==> flow/design.v <==
module contador_de_programa(
    input  wire       clk,
    input  wire       reset,
    input  wire [6:0] cantidad_instrucciones,
    output reg  [1:0] fase,
    output reg  [6:0] o_contador,
    output reg        done
);
wire [6:0] siguiente = o_contador + 7'd1;
always @(posedge clk) begin
    if (reset) begin
        fase       <= 2'd0;
        o_contador <= 7'd0;
        done       <= (cantidad_instrucciones == 7'd0);
    end else if (!done) begin
        if (fase == 2'd2) begin
            fase       <= 2'd0;
            o_contador <= siguiente;
            if (siguiente == cantidad_instrucciones)
                done <= 1'b1;
        end else begin
            fase <= fase + 2'd1;
        end
    end
end
endmodule
module unidad_control
(
    input  [3:0] instruction,
    output reg       write_enable_RB,
    output reg       read_ram,
    output reg       write_ram,
    output reg [3:0] alu_opcode,
    output reg       valido
);
always @* begin
    write_enable_RB = 1'b0;
    read_ram        = 1'b0;
    write_ram       = 1'b0;
    alu_opcode      = 4'b0000;
    valido          = 1'b1;
    case (instruction)
        4'b0000: begin write_enable_RB = 1'b1; alu_opcode = 4'b0000; end  
        4'b0001: begin write_enable_RB = 1'b1; alu_opcode = 4'b0001; end  
        4'b0010: begin write_enable_RB = 1'b1; alu_opcode = 4'b0010; end  
        4'b0011: begin write_enable_RB = 1'b1; alu_opcode = 4'b0110; end  
        4'b0100: begin write_enable_RB = 1'b1; alu_opcode = 4'b0111; end  
        4'b0101: begin write_enable_RB = 1'b1; alu_opcode = 4'b1100; end  
        4'b0110: write_ram = 1'b1;                                         
        4'b0111: read_ram  = 1'b1;                                         
        default: valido = 1'b0;                                            
    endcase
end
endmodule
module alu(
    input  [3:0]      op,
    input  [31:0]     din1_alu,
    input  [31:0]     din2_alu,
    output reg [31:0] result_alu
);
always @* begin
    case (op)
        4'b0000: result_alu = din1_alu & din2_alu;
        4'b0001: result_alu = din1_alu | din2_alu;
        4'b0010: result_alu = din1_alu + din2_alu;
        4'b0110: result_alu = din1_alu - din2_alu;
        4'b0111: result_alu = (din1_alu < din2_alu) ? 32'd1 : 32'd0;
        4'b1100: result_alu = ~(din1_alu | din2_alu);
        default: result_alu = 32'd0;
    endcase
end
endmodule
module banco_de_registros(
    input  wire        clk,
    input  wire        reset,
    input  wire [4:0]  read_address_1,
    input  wire [4:0]  read_address_2,
    input  wire [4:0]  write_address,
    input  wire [31:0] data_write,
    input  wire        write_enable,
    output wire [31:0] data_register_1,
    output wire [31:0] data_register_2
);
reg [31:0] mem [0:31];
function [31:0] valor_inicial(input [4:0] r);
    case (r)
        5'd0:  valor_inicial = 32'h000000DE;
        5'd1:  valor_inicial = 32'h0000006F;
        5'd2:  valor_inicial = 32'h00000064;
        5'd3:  valor_inicial = 32'h000000C8;
        5'd7:  valor_inicial = 32'h00000014;
        5'd8:  valor_inicial = 32'h00000015;
        5'd9:  valor_inicial = 32'h00000016;
        5'd10: valor_inicial = 32'h00000052;
        5'd11: valor_inicial = 32'h0000001B;
        5'd12: valor_inicial = 32'h7FFFFFF3;
        5'd16: valor_inicial = 32'h00000017;
        5'd17: valor_inicial = 32'h00000018;
        5'd18: valor_inicial = 32'h00000019;
        default: valor_inicial = 32'h00000000;
    endcase
endfunction
integer i;
always @(posedge clk) begin
    if (reset) begin
        for (i = 0; i < 32; i = i + 1)
            mem[i] <= valor_inicial(i[4:0]);
    end else if (write_enable) begin
        mem[write_address] <= data_write;
    end
end
assign data_register_1 = mem[read_address_1];
assign data_register_2 = mem[read_address_2];
endmodule
module ram(
    input  wire        clk,
    input  wire [31:0] address,
    input  wire [31:0] din,
    input  wire        write_enable,
    output wire [31:0] dout
);
reg [31:0] mem [0:31];
always @(posedge clk) begin
    if (write_enable)
        mem[address[4:0]] <= din;
end
assign dout = mem[address[4:0]];
endmodule
module jericalla_evolucion(
    input  wire        clk,
    input  wire        reset,
    input  wire [6:0]  cantidad_instrucciones,
    output wire [6:0]  imem_addr,
    input  wire [18:0] imem_data,
    output reg  [31:0] data_out,
    output reg         zf,
    output reg         valid,
    output wire        done
);
wire [1:0] fase;
wire [6:0] pc;
contador_de_programa contador_de_programa_inst(
    .clk(clk),
    .reset(reset),
    .cantidad_instrucciones(cantidad_instrucciones),
    .fase(fase),
    .o_contador(pc),
    .done(done)
);
assign imem_addr = pc;
wire       cu_we_rb, cu_read_ram, cu_write_ram, cu_valido;
wire [3:0] cu_alu_opcode;
unidad_control unidad_control_inst(
    .instruction(imem_data[18:15]),
    .write_enable_RB(cu_we_rb),
    .read_ram(cu_read_ram),
    .write_ram(cu_write_ram),
    .alu_opcode(cu_alu_opcode),
    .valido(cu_valido)
);
wire [31:0] rb_dr1, rb_dr2;
reg  [31:0] resultado;
reg        b1_we_rb, b1_read_ram, b1_write_ram, b1_valido;
reg [3:0]  b1_alu_opcode;
reg [4:0]  b1_rd;
reg [31:0] b1_dr1, b1_dr2;
reg        b2_we_rb, b2_valido;
reg [4:0]  b2_rd;
wire activo = !done;
banco_de_registros banco_de_registros_inst(
    .clk(clk),
    .reset(reset),
    .read_address_1(imem_data[9:5]),
    .read_address_2(imem_data[4:0]),
    .write_address(b2_rd),
    .data_write(resultado),
    .write_enable(activo && fase == 2'd2 && b2_we_rb),
    .data_register_1(rb_dr1),
    .data_register_2(rb_dr2)
);
wire [31:0] alu_result;
alu alu_inst(
    .op(b1_alu_opcode),
    .din1_alu(b1_dr1),
    .din2_alu(b1_dr2),
    .result_alu(alu_result)
);
wire [31:0] ram_dout;
ram ram_inst(
    .clk(clk),
    .address(b1_dr1),
    .din(b1_dr2),
    .write_enable(activo && fase == 2'd1 && b1_write_ram),
    .dout(ram_dout)
);
always @(posedge clk) begin
    if (reset) begin
        b1_we_rb  <= 1'b0;
        b1_read_ram <= 1'b0;
        b1_write_ram <= 1'b0;
        b1_valido <= 1'b0;
        b2_we_rb  <= 1'b0;
        b2_valido <= 1'b0;
        valid     <= 1'b0;
        zf        <= 1'b0;
    end else begin
        valid <= 1'b0;
        if (activo) begin
            case (fase)
                2'd0: begin
                    b1_we_rb      <= cu_we_rb;
                    b1_read_ram   <= cu_read_ram;
                    b1_write_ram  <= cu_write_ram;
                    b1_valido     <= cu_valido;
                    b1_alu_opcode <= cu_alu_opcode;
                    b1_rd         <= imem_data[14:10];
                    b1_dr1        <= rb_dr1;
                    b1_dr2        <= rb_dr2;
                end
                2'd1: begin
                    b2_we_rb  <= b1_we_rb;
                    b2_valido <= b1_valido;
                    b2_rd     <= b1_rd;
                    if (b1_read_ram)
                        resultado <= ram_dout;
                    else if (b1_write_ram)
                        resultado <= b1_dr2;
                    else
                        resultado <= alu_result;
                end
                default: begin
                    valid    <= b2_valido;
                    data_out <= resultado;
                    if (b2_we_rb)
                        zf <= (resultado == 32'd0);
                end
            endcase
        end
    end
end
endmodule
clock: 5.33 ns
lec_check: 0
cap_margin: 20
core_aspect_ratio: 0.96
core_margin: 2
core_utilization: 70
cts_cluster_diameter: 259
cts_cluster_size: 13
gpl_routability_driven: 0
gpl_timing_driven: 1
min_routing_layer: met1
place_density_lb_addon: 0.11
setup_slack_margin: 1.36
slew_margin: 20
run.sh (not shown) runs the stock make flow with config.mk's settings and CLKGATE_MAP_FILE=.
==> next run, changes <==
==> flow/config.mk (replaced) <==
export PLATFORM = sky130hd
export DESIGN_NAME = jericalla_evolucion
export DESIGN_NICKNAME = jericalla_evolucion
export VERILOG_FILES = /design/flow/design.v
export SDC_FILE = /design/flow/constraint.sdc
export NUM_CORES = 4
export LEC_CHECK = 0
export CAP_MARGIN = 20
export CORE_MARGIN = 2
export CORE_UTILIZATION = 63
export SLEW_MARGIN = 20
==> flow/constraint.sdc (replaced) <==
create_clock -name core_clock -period 14.3 [get_ports {clk}]
set_input_delay 2.8600 -clock core_clock [delete_from_list [all_inputs] [get_ports {clk}]]
set_output_delay 2.8600 -clock core_clock [all_outputs]
set_load 0.01 [all_outputs]
Synthesized area is unchanged.
Sequential power went down by 63%.
Worst hold slack gets better by 0.0036 ns.
Total power went down by 60%.
Count of clock-buffer cells in the layout went up by 59.
Worst setup slack gets better by 6.8 ns.
Sequential cell count is unchanged.
Via count went down by 2.3%.
==> next run, changes <==
--- a/flow/config.mk
+++ b/flow/config.mk
@@ -10 +10 @@
-export CORE_UTILIZATION = 63
+export CORE_UTILIZATION = 70
==> flow/constraint.sdc (replaced) <==
create_clock -name core_clock -period 3.11 [get_ports {clk}]
set_input_delay 0.6220 -clock core_clock [delete_from_list [all_inputs] [get_ports {clk}]]
set_output_delay 0.6220 -clock core_clock [all_outputs]
set_load 0.01 [all_outputs]
Effect: The new run completed and failed the layout checks on setup timing. Final area went up by 3.5%. Final cell count went up by 0.71%. Global-route usage went up by 4.5 points. Area after synthesis does not change. Via count went up by 4.4%. Non-clock buffer count went up by 320. Total power went up to 4.7 times its value. Die size went down by 9.9%. Sequential power went up to 4.6 times its value. Combinational power went up to 5.3 times its value.
==> next run, changes <==
--- a/flow/config.mk
+++ b/flow/config.mk
@@ -7,0 +8 @@
+export ABC_AREA = 1
@@ -8,0 +10 @@
+export CORE_ASPECT_RATIO = 0.96
@@ -10 +12,8 @@
-export CORE_UTILIZATION = 70
+export CORE_UTILIZATION = 72
+export CTS_CLUSTER_DIAMETER = 381
+export CTS_CLUSTER_SIZE = 13
+export GPL_ROUTABILITY_DRIVEN = 0
+export GPL_TIMING_DRIVEN = 1
+export MIN_ROUTING_LAYER = met1
+export PLACE_DENSITY_LB_ADDON = 0.14
+export SETUP_SLACK_MARGIN = 0.54
=> This time the run finished with timing, DRC and antenna clean; via count is higher by well over a third; design area fell by a few percent; power falls by a few percent; flip-flop count is unchanged; non-clock buffer count increases by 52; first-iteration DRC count climbs by well over a third; core utilization climbs by 1.0 points.
Power is estimated from default activity; no workload was simulated.
